==> flow/design.v (excerpt) <==
module RandomNumberGenerator(clk, rst, load, key_x, seed_r, seed_g, seed_b, Rout, Gout, Bout, Key_ready);
export LEC_CHECK = 0
export CAP_MARGIN = 20
export CORE_MARGIN = 2
export CORE_UTILIZATION = 71
export PLACE_DENSITY = 0.66
export SETUP_SLACK_MARGIN = 1.46
export SLEW_MARGIN = 20
export TNS_END_PERCENT = 5
create_clock -name core_clock -period 5.03 [get_ports {clk}]
run.sh (not shown) runs the stock make flow with config.mk's settings and CLKGATE_MAP_FILE=.
The first run completed and failed the layout checks on negative setup slack.
Edit:
- CORE_ASPECT_RATIO: unset -> 0.5
- CORE_UTILIZATION: 71 -> 68
- PLACE_DENSITY: 0.66 -> unset
- SETUP_SLACK_MARGIN: 1.46 -> unset
- clock period: 5.03 -> 10.0 ns (I/O delays scaled with it)
Result: The new run went through all stages and came out clean; critical path depth went down by 2; wire length went down by 26%.

---

The RTL this note starts from:
==> flow/design.v <==
module RandomNumberGenerator(clk, rst, load, key_x, seed_r, seed_g, seed_b, Rout, Gout, Bout, Key_ready);
    input wire clk;
    input wire rst;
    input wire load;                  
    input wire [15:0] key_x;          
    input wire [15:0] seed_r;         
    input wire [15:0] seed_g;
    input wire [15:0] seed_b;
    output reg [7:0] Rout;
    output reg [7:0] Gout;
    output reg [7:0] Bout;
    output reg Key_ready;
    wire Rout_bit;
    wire Gout_bit;
    wire Bout_bit;
    reg[15:0] Rlfsr;
    reg[15:0] Glfsr;
    reg[15:0] Blfsr;
    reg [2:0] bit_count;
    wire Rfeedback_lfsr;
    wire Gfeedback_lfsr;
    wire Bfeedback_lfsr;
    wire Rout_lfsr;
    wire Gout_lfsr;
    wire Bout_lfsr;
    reg signed [15:0] x; 
    reg signed [31:0] x_square; 
    reg signed [31:0] x_mult;  
    reg signed [15:0] x_next;
    wire out_chaotic;
    assign Rfeedback_lfsr = Rlfsr[15] ^ Rlfsr[13] ^ Rlfsr[12] ^ Rlfsr[10]; 
    assign Gfeedback_lfsr = Glfsr[15] ^ Glfsr[13] ^ Glfsr[12] ^ Glfsr[10]; 
    assign Bfeedback_lfsr = Blfsr[15] ^ Blfsr[13] ^ Blfsr[12] ^ Blfsr[10]; 
    assign Rout_lfsr = Rlfsr[15];
    assign Gout_lfsr = Glfsr[15];
    assign Bout_lfsr = Blfsr[15];
    assign out_chaotic = x_next[15];
    assign Rout_bit = Rout_lfsr ^ out_chaotic;
    assign Gout_bit = Gout_lfsr ^ out_chaotic;
    assign Bout_bit = Bout_lfsr ^ out_chaotic;
    always @(posedge clk or posedge rst) begin
        if (rst) begin
            Rlfsr <= 16'b0000000000000001;
            Glfsr <= 16'b0000000000000010;
            Blfsr <= 16'b0000000000000011;
            x <= 16'sh7EF0;                          
            Rout <= 8'b0;
            Gout <= 8'b0;
            Bout <= 8'b0;
            Key_ready <= 0;
            bit_count <=0;
            x_square <= 0;
            x_next <= 0;
            x_mult <= 0;
        end
        else if (load) begin
            Rlfsr <= seed_r;
            Glfsr <= seed_g;
            Blfsr <= seed_b;
            x <= key_x;
            Rout <= 8'b0;
            Gout <= 8'b0;
            Bout <= 8'b0;
            Key_ready <= 0;
            bit_count <=0;
            x_square <= 0;
            x_next <= 0;
            x_mult <= 0;
        end
        else begin
            Rlfsr <= {Rlfsr[14:0], Rfeedback_lfsr};
            Glfsr <= {Glfsr[14:0], Gfeedback_lfsr};
            Blfsr <= {Blfsr[14:0], Bfeedback_lfsr};
            Rout <= {Rout[6:0], Rout_bit};
            Gout <= {Gout[6:0], Gout_bit};
            Bout <= {Bout[6:0], Bout_bit};
            if (bit_count == 3'd7) begin
                Key_ready <= 1;   
                bit_count <= 0;
            end 
            else begin
                Key_ready <= 0;
                bit_count <= bit_count + 1;
            end
            x_square <= x * x;                        
            x_mult <= x_square <<< 1;                 
            x_next <= 16'sh7FFF - x_mult[30:15];      
            x <= x_next;
        end
    end
endmodule
export LEC_CHECK = 0
export CAP_MARGIN = 20
export CORE_MARGIN = 2
export CORE_UTILIZATION = 65
export SLEW_MARGIN = 20
export TNS_END_PERCENT = 75
create_clock -name core_clock -period 7.31 [get_ports {clk}]
Change:
Settings changed: CORE_UTILIZATION 65 to 40, TNS_END_PERCENT 75 to not set.
Clock period 7.31 ns to 10.0 ns, I/O delays scaled along.
Outcome:
- The new run completed with no timing, DRC or antenna violations
- cell area rose by 1.1%
- wire length rose by 3.9%
- sequential share of layout area fell by 0.26 points

---

// RandomNumberGenerator: RTL as listed in full above, without the edits since
clock: 5.7 ns
lec_check: 0
abc_area: 1
cap_margin: 20
cell_pad_in_sites_detail_placement: 0
cell_pad_in_sites_global_placement: 0
core_aspect_ratio: 1.08
core_margin: 2
core_utilization: 72
gpl_routability_driven: 1
gpl_timing_driven: 1
max_routing_layer: met5
min_routing_layer: met1
place_density: 0.78
setup_slack_margin: 1.5
slew_margin: 20
tns_end_percent: 100
The first run produced a layout that fails on negative setup slack.
Next try:
CELL_PAD_IN_SITES_DETAIL_PLACEMENT = default   (was 0)
CELL_PAD_IN_SITES_GLOBAL_PLACEMENT = default   (was 0)
CORE_ASPECT_RATIO = default   (was 1.08)
CTS_CLUSTER_DIAMETER = 374   (was default)
CTS_CLUSTER_SIZE = 95   (was default)
GPL_ROUTABILITY_DRIVEN = default   (was 1)
GPL_TIMING_DRIVEN = default   (was 1)
MAX_ROUTING_LAYER = default   (was met5)
MIN_ROUTING_LAYER = default   (was met1)
PLACE_DENSITY = default   (was 0.78)
SETUP_SLACK_MARGIN = default   (was 1.5)
TNS_END_PERCENT = default   (was 100)
clock period = 7.42 ns   (was 5.7 ns; I/O delays follow)
The changed run ran to the end with no violations.
First-iteration DRC count decreases by well over a third.
Register-to-register slack gets better by 1.7 ns.
Non-clock buffer count came out lower by 114.
Clock-buffer cell count is unchanged.
Utilization fell by 11 points.
Flip-flop count is unchanged.
Cell count falls by a few percent.
Synthesized area is unchanged.
Next try:
ABC_AREA = default   (was 1)
CTS_CLUSTER_DIAMETER = default   (was 374)
CTS_CLUSTER_SIZE = default   (was 95)
PLACE_DENSITY = 0.8   (was default)
clock period = 5.94 ns   (was 7.42 ns; I/O delays follow)
Result:
- Now the flow completed, yet does not pass: negative setup slack
- setup slack gets worse by 1.3 ns
- non-clock buffer count went up by 118
Next try:
CORE_UTILIZATION = 66   (was 72)
PLACE_DENSITY = default   (was 0.8)
clock period = 6.91 ns   (was 5.94 ns; I/O delays follow)
Effect:
- With this change the flow finished clean
- flip-flop count does not change
- first-iteration DRC count went down by about 56%
- global-route usage fell by 6.8 points
- routed wire length decreases by 20%
- worst setup slack gains 0.71 ns
- clock-buffer cell count rises by 1

---

Setup of the reference run:
Starts from the design.v that is shown in full above.
==> flow/config.mk <==
export PLATFORM = sky130hd
export DESIGN_NAME = RandomNumberGenerator
export DESIGN_NICKNAME = RandomNumberGenerator
export VERILOG_FILES = /design/flow/design.v
export SDC_FILE = /design/flow/constraint.sdc
export NUM_CORES = 4
export LEC_CHECK = 0
export CAP_MARGIN = 20
export CORE_ASPECT_RATIO = 0.5
export CORE_MARGIN = 2
export CORE_UTILIZATION = 68
export CTS_CLUSTER_DIAMETER = 218
export CTS_CLUSTER_SIZE = 98
export PLACE_DENSITY_LB_ADDON = 0.3
export SLEW_MARGIN = 20
export TNS_END_PERCENT = 5
==> flow/constraint.sdc <==
create_clock -name core_clock -period 10.0 [get_ports {clk}]
set_input_delay 2.0000 -clock core_clock [delete_from_list [all_inputs] [get_ports {clk}]]
set_output_delay 2.0000 -clock core_clock [all_outputs]
set_load 0.01 [all_outputs]
The reference run did not stop at any stage, and its layout met the timing, design-rule and antenna checks.
The following lists how the trial run was set up differently from the reference run:
- CTS_CLUSTER_SIZE: 98 -> 99
- TNS_END_PERCENT: 5 -> 20
- CORE_UTILIZATION: 68 -> 40
- HOLD_SLACK_MARGIN: unset -> -0.09
- PLACE_DENSITY_LB_ADDON: 0.3 -> unset
- CORE_ASPECT_RATIO: 0.5 -> 1.95
- ABC_AREA: unset -> 1
- CTS_CLUSTER_DIAMETER: 218 -> 362
Notes after the runs:
Relative to the reference run, the trial run degrades final area.
Against the reference run as the reference, the trial run delivers a higher relative slew slack.
Taking the reference run as 1.0, the trial run lands at 1.08 on cell area after placement.
| clock latency at the later pin of the worst-skew pair | the trial run vs the reference run | ≈ equal |
When the trial run is measured against the reference run, its count of non-filler cells in the finished layout turns out 627 higher.

---

RTL: the design.v shown in full above, as it stands there.
clock: 10.0 ns
lec_check: 0
cap_margin: 0
core_aspect_ratio: 0.5
core_margin: 8
core_utilization: 58
place_density_lb_addon: 0.02
setup_slack_margin: -0.99
slew_margin: 20
tns_end_percent: 5
==> next run, changes <==
--- a/flow/config.mk
+++ b/flow/config.mk
@@ -7,0 +8 @@
+export ABC_AREA = 1
@@ -9,6 +10,6 @@
-export CORE_ASPECT_RATIO = 0.5
-export CORE_MARGIN = 8
-export CORE_UTILIZATION = 58
-export PLACE_DENSITY_LB_ADDON = 0.02
-export SETUP_SLACK_MARGIN = -0.99
-export SLEW_MARGIN = 20
+export CORE_MARGIN = 2
+export CORE_UTILIZATION = 23
+export CTS_CLUSTER_SIZE = 79
+export GPL_ROUTABILITY_DRIVEN = 0
+export HOLD_SLACK_MARGIN = 0.2
+export SLEW_MARGIN = 10
Outcome:
- The new run finished clean
- die area increases by 130%
- final cell count went up by 58%
- clock skew shrinks by 0.0043 ns
- worst hold slack stays flat
- design area rises by 11%
==> next run, changes <==
--- a/flow/config.mk
+++ b/flow/config.mk
@@ -9 +9,2 @@
-export CAP_MARGIN = 0
+export CAP_MARGIN = 20
+export CORE_ASPECT_RATIO = 0.5
@@ -11,6 +12,7 @@
-export CORE_UTILIZATION = 23
-export CTS_CLUSTER_SIZE = 79
-export GPL_ROUTABILITY_DRIVEN = 0
-export HOLD_SLACK_MARGIN = 0.2
-export SLEW_MARGIN = 10
-export TNS_END_PERCENT = 5
+export CORE_UTILIZATION = 40
+export CTS_CLUSTER_DIAMETER = 362
+export CTS_CLUSTER_SIZE = 99
+export HOLD_SLACK_MARGIN = -0.09
+export PLACE_DENSITY_LB_ADDON = 0.28
+export SLEW_MARGIN = 20
+export TNS_END_PERCENT = 20
Die area fell by well over a third.
Synthesized cell count does not change.
Worst hold slack stays flat.
Non-clock buffer count rose by 2.
Global-route usage rose by 7.7 points.
Clock skew is about the same.
Via count rose slightly.
Worst setup slack improves by 0.050 ns.
Routed wire length fell slightly.
